## violet
==> flow/design.v (excerpt) <==
module calc(
    input clk,  
    input rst_n,  
    input [7:0] num,
    input [2:0] op,
    input start,
    output reg [15:0] result,
    output reg [15:0] display_val,  
    output [2:0] led_op,  
    output reg stop
);
clock: 48.1 ns
lec_check: 0
cap_margin: 0
core_margin: 2
core_utilization: 72
cts_cluster_diameter: 233
cts_cluster_size: 60
hold_slack_margin: 0.07
slew_margin: 20
tns_end_percent: 40
run.sh (not shown) runs the stock make flow with config.mk's settings and CLKGATE_MAP_FILE=.
Status violet: flow complete, layout not clean - setup timing
Input changes introduced in maple (baseline for comparison: violet):
==> flow/config.mk <==
export PLATFORM = sky130hd
export DESIGN_NAME = calc
export DESIGN_NICKNAME = calc
export VERILOG_FILES = /design/flow/design.v
export SDC_FILE = /design/flow/constraint.sdc
export NUM_CORES = 4
export LEC_CHECK = 0
export CAP_MARGIN = 20
export CORE_MARGIN = 2
export CORE_UTILIZATION = 72
export CTS_CLUSTER_DIAMETER = 28
export HOLD_SLACK_MARGIN = -0.09
export PLACE_DENSITY = 0.6
export SLEW_MARGIN = 20
==> flow/constraint.sdc <==
create_clock -name core_clock -period 32.1 [get_ports {clk}]
set_input_delay 6.4200 -clock core_clock [delete_from_list [all_inputs] [get_ports {clk}]]
set_output_delay 6.4200 -clock core_clock [all_outputs]
set_load 0.01 [all_outputs]
--- outcome ---
maple never completed, since it errored out during 3_5_place_dp.
Post-synthesis share of cell area spent on xor and xnor gates came out exactly the same in violet and maple.
Comparing maple against violet, there is no change at all in sequential area share after synthesis.
Summary of maple over violet: synthesized instance count essentially unchanged, count of cell types in the netlist roughly the same, adder-cell share of the synthesized area was more or less identical, core area stayed essentially flat, share of flip-flops with an asynchronous set or reset did not really move.
Diff violet..maple | die width | unchanged
Comparing violet against maple, there is no change at all in yosys synthesis chip area.
Diff violet..maple | number of enable flip-flop cells | unchanged
Here is what was changed in the inputs of cedar compared with maple.
diff --git a/flow/config.mk b/flow/config.mk
--- a/flow/config.mk
+++ b/flow/config.mk
@@ -8,7 +8,7 @@
 export CAP_MARGIN = 20
 export CORE_MARGIN = 2
-export CORE_UTILIZATION = 72
+export CORE_UTILIZATION = 70
 export CTS_CLUSTER_DIAMETER = 28
-export HOLD_SLACK_MARGIN = -0.09
-export PLACE_DENSITY = 0.6
+export CTS_CLUSTER_SIZE = 34
+export SETUP_SLACK_MARGIN = 4.94
 export SLEW_MARGIN = 20
==> flow/constraint.sdc <==
create_clock -name core_clock -period 18.7 [get_ports {clk}]
set_input_delay 3.7400 -clock core_clock [delete_from_list [all_inputs] [get_ports {clk}]]
set_output_delay 3.7400 -clock core_clock [all_outputs]
set_load 0.01 [all_outputs]
--- outcome ---
Going from maple to cedar, proportion of synthesized area in mux cells held steady, and-or/or-and share of the synthesized area shows no meaningful change, routability congestion estimate now sits lower. Pre-placement core utilization: cedar < maple. The flow ended early for cedar: it failed with a tool error in 4_1_cts. Per the comparison of cedar with maple, count of boundary I/O pins about even, area of the chip moved up.
What willow does differently from cedar at the input level:
diff --git a/flow/config.mk b/flow/config.mk
--- a/flow/config.mk
+++ b/flow/config.mk
@@ -8,7 +8,4 @@
 export CAP_MARGIN = 20
 export CORE_MARGIN = 2
-export CORE_UTILIZATION = 70
-export CTS_CLUSTER_DIAMETER = 28
-export CTS_CLUSTER_SIZE = 34
-export SETUP_SLACK_MARGIN = 4.94
+export CORE_UTILIZATION = 59
 export SLEW_MARGIN = 20
==> flow/constraint.sdc <==
create_clock -name core_clock -period 29.2 [get_ports {clk}]
set_input_delay 5.8400 -clock core_clock [delete_from_list [all_inputs] [get_ports {clk}]]
set_output_delay 5.8400 -clock core_clock [all_outputs]
set_load 0.01 [all_outputs]
Results
willow failed in 5_1_grt with GRT-0232. Reported for cedar and willow, number of buffers added on ports turned out identical to the last digit. Delta (willow minus cedar): floorplan row count moved up; initial core utilization moved down; total die size moved up; synthesized-area fraction occupied by and/or/nand/nor cells level; total placed cells including tap cells moved up. willow: die width is 8.8% higher than what cedar reported.
diff inputs: willow => quartz
diff --git a/flow/config.mk b/flow/config.mk
--- a/flow/config.mk
+++ b/flow/config.mk
@@ -8,4 +8,6 @@
 export CAP_MARGIN = 20
 export CORE_MARGIN = 2
-export CORE_UTILIZATION = 59
+export CORE_UTILIZATION = 70
+export CTS_CLUSTER_SIZE = 75
+export SETUP_SLACK_MARGIN = 2.61
 export SLEW_MARGIN = 20
==> flow/constraint.sdc <==
create_clock -name core_clock -period 47.8 [get_ports {clk}]
set_input_delay 9.5600 -clock core_clock [delete_from_list [all_inputs] [get_ports {clk}]]
set_output_delay 9.5600 -clock core_clock [all_outputs]
set_load 0.01 [all_outputs]
==> comparison <==
quartz completed end to end; final checks failed (capacitance limit, slew limit, setup timing).
Looking at post-CTS setup buffer count, quartz sits 28% below willow.
Comparing willow against quartz, there is no change at all in number of unique standard cell types used by synthesis.
Reported for willow and quartz, synthesized area per cell turned out identical to the last digit.
Going from willow to quartz, die extent in x shrank by a little under 10%.
Looking at number of gates given a new drive strength after cts, quartz sits above willow.
Number of cell instances after yosys synthesis: quartz vs willow identical
Comparing half-perimeter wire length after placement for willow and quartz, the bigger number came from willow.
Placeable core region (lower): quartz
